Design cpu, start of the top module:
module cpu(
	input clk,rst,
	output [9:0] instr_Addr,
	input [15:0] instr,
	output reg [8:0] data_Addr,
	output reg [15:0] write_data,
	input [15:0] read_data,
	output write_enable
    );
make LEC_CHECK=0 CAP_MARGIN=15 CORE_ASPECT_RATIO=1.2 CORE_MARGIN=2 CORE_UTILIZATION=72 CTS_CLUSTER_DIAMETER=45 GPL_TIMING_DRIVEN=1 MIN_ROUTING_LAYER=met1 PLACE_DENSITY_LB_ADDON=0.25 SETUP_SLACK_MARGIN=-1.34 SLEW_MARGIN=20 TNS_END_PERCENT=5 finish   # period 110.0 ns
run.sh (not shown) runs the stock make flow with config.mk's settings and CLKGATE_MAP_FILE=.
The baseline died in 5_1_grt on GRT-0116.
==> next run, changes <==
Settings changed: CAP_MARGIN 15 to 20, CORE_ASPECT_RATIO 1.2 to not set, CORE_UTILIZATION 72 to 30, CTS_CLUSTER_DIAMETER 45 to not set, GPL_TIMING_DRIVEN 1 to not set, MIN_ROUTING_LAYER met1 to not set, PLACE_DENSITY_LB_ADDON 0.25 to not set, SETUP_SLACK_MARGIN -1.34 to not set, TNS_END_PERCENT 5 to not set.
Clock period 110.0 ns to 164.0 ns, I/O delays scaled along.
- This time the run completed without violations
- synthesized area is unchanged
- synthesized cell count stays the same
- die size goes up by about 140%
==> next run, changes <==
Settings changed: CORE_UTILIZATION 30 to 58.
Clock period 164.0 ns to 157.0 ns, I/O delays scaled along.
After rerunning: The changed run completed and failed the layout checks on capacitance limit, slew limit, setup timing. Worst hold slack barely changes. Final area is about the same. Via count goes up by 9.8%. Wire length goes up by 7.3%. Critical path depth goes up by 37. First-iteration DRC count goes up by 66%. Worst setup slack loses 6.5 ns. Utilization goes up by 34 points. Synthesized area stays the same. Global-route usage goes up by 25 points.
==> next run, changes <==
Settings changed: ABC_AREA set to 1, CAP_MARGIN 20 to 5, CORE_ASPECT_RATIO set to 1.17, CORE_UTILIZATION 58 to 69, CTS_CLUSTER_DIAMETER set to 304, CTS_CLUSTER_SIZE set to 95, PLACE_DENSITY set to 0.38, TNS_END_PERCENT set to 10.
Clock period 157.0 ns to 112.0 ns, I/O delays scaled along.
Outcome:
- The new run never finished: it broke off in 5_1_grt (GRT-0232)
- area after synthesis climbs by 3.2%
- die size drops by 13%
- synthesized cell count climbs by 17%


cpu again, from the RTL that the note above started with.
clock: 110.0 ns
lec_check: 0
cap_margin: 15
core_aspect_ratio: 1.2
core_margin: 2
core_utilization: 72
cts_cluster_diameter: 45
cts_cluster_size: 33
gpl_timing_driven: 1
min_routing_layer: met1
setup_slack_margin: -1.34
slew_margin: 20
tns_end_percent: 5
The starting point never finished: it broke off in global routing (5_1_grt) with GRT-0116.
==> next run, changes <==
CAP_MARGIN = 20   (was 15)
CORE_ASPECT_RATIO = default   (was 1.2)
CORE_UTILIZATION = 40   (was 72)
CTS_CLUSTER_DIAMETER = default   (was 45)
CTS_CLUSTER_SIZE = default   (was 33)
GPL_TIMING_DRIVEN = default   (was 1)
MIN_ROUTING_LAYER = default   (was met1)
SETUP_SLACK_MARGIN = default   (was -1.34)
TNS_END_PERCENT = default   (was 5)
clock period = 165.0 ns   (was 110.0 ns; I/O delays follow)
With this change the flow finished clean.
Area after synthesis does not change.
Die area went up by 79%.
Synthesized cell count does not change.


run A:
cpu again, from the RTL that the note above started with.
clock: 135.0 ns
lec_check: 0
cap_margin: 20
core_margin: 2
core_utilization: 58
slew_margin: 20
As the logs show, run A stopped at global routing (5_1_grt) after a tool error, so it never reached the end of the flow.
## Diff of input files: run B against run A
# run A
export LEC_CHECK = 0
export CAP_MARGIN = 20
export CORE_MARGIN = 2
export CORE_UTILIZATION = 58
export SLEW_MARGIN = 20
create_clock -name core_clock -period 135.0 [get_ports {clk}]
# run B
export LEC_CHECK = 0
export ABC_AREA = 1
export CAP_MARGIN = 20
export CORE_MARGIN = 2
export CORE_UTILIZATION = 57
export PLACE_DENSITY_LB_ADDON = 0.0
export SLEW_MARGIN = 20
create_clock -name core_clock -period 237.0 [get_ports {clk}]
Findings:
Looking at the reports, run B completed the entire flow and the layout it produced met the timing, DRC and antenna checks. Placer's final routability congestion estimate (lower): run B. | number of rows in the core area | run B vs run A | 2.3% higher |. In the flow results for run B and run A, the chip area from the yosys synthesis statistics is smaller on run A. Status: fraction of synthesized cell area in xor and xnor cells parity (run A, run B). Changes observed in run B relative to run A: post-CTS setup buffer count dropped 331, chip footprint climbed 5.0%, mean area per synthesized cell dropped 0.90 µm², area fraction in full adders, half adders and majority gates dropped 0.95 points. The run showing the smaller post-synthesis cell count is run A.
The following lists how run C was set up differently from run B:
# run B
export LEC_CHECK = 0
export ABC_AREA = 1
export CAP_MARGIN = 20
export CORE_MARGIN = 2
export CORE_UTILIZATION = 57
export PLACE_DENSITY_LB_ADDON = 0.0
export SLEW_MARGIN = 20
create_clock -name core_clock -period 237.0 [get_ports {clk}]
# run C
export LEC_CHECK = 0
export ABC_AREA = 1
export CAP_MARGIN = 5
export CORE_ASPECT_RATIO = 1.17
export CORE_MARGIN = 2
export CORE_UTILIZATION = 65
export CTS_CLUSTER_DIAMETER = 304
export CTS_CLUSTER_SIZE = 95
export PLACE_DENSITY = 0.38
export SLEW_MARGIN = 20
export TNS_END_PERCENT = 10
create_clock -name core_clock -period 111.0 [get_ports {clk}]
### Flow results
Run C: it failed with a tool error in global routing (5_1_grt), so there are no final results.
Measured against each other, run B and run C differ in worst setup timing slack at the placement stage, the higher figure coming from run B.
Diff run B -> run C: adder-cell share of the synthesized area stayed essentially flat, site row count rose by about 1.5%.
Run C vs. run B: weighted congestion at the end of routability-driven global placement increased about 14%; die area decreased 17000 µm².
Buffers inserted during post-CTS setup optimization: run C > run B
The inputs of run D differ from those of run C as listed below.
# run C
export LEC_CHECK = 0
export ABC_AREA = 1
export CAP_MARGIN = 5
export CORE_ASPECT_RATIO = 1.17
export CORE_MARGIN = 2
export CORE_UTILIZATION = 65
export CTS_CLUSTER_DIAMETER = 304
export CTS_CLUSTER_SIZE = 95
export PLACE_DENSITY = 0.38
export SLEW_MARGIN = 20
export TNS_END_PERCENT = 10
create_clock -name core_clock -period 111.0 [get_ports {clk}]
# run D
export LEC_CHECK = 0
export CAP_MARGIN = 20
export CORE_MARGIN = 2
export CORE_UTILIZATION = 58
export SLEW_MARGIN = 20
export TNS_END_PERCENT = 5
create_clock -name core_clock -period 157.0 [get_ports {clk}]
## What came out
Run C: aborted in global routing (5_1_grt) (tool error). No crash in run D: every stage finished, but the layout fails its final checks due to negative setup slack. Run D vs. run C: synthesized area went down by 2500 µm². Half-perimeter wire length after detailed placement: run D < run C. | cell count listed in synth_stat.txt | lower: run D |.
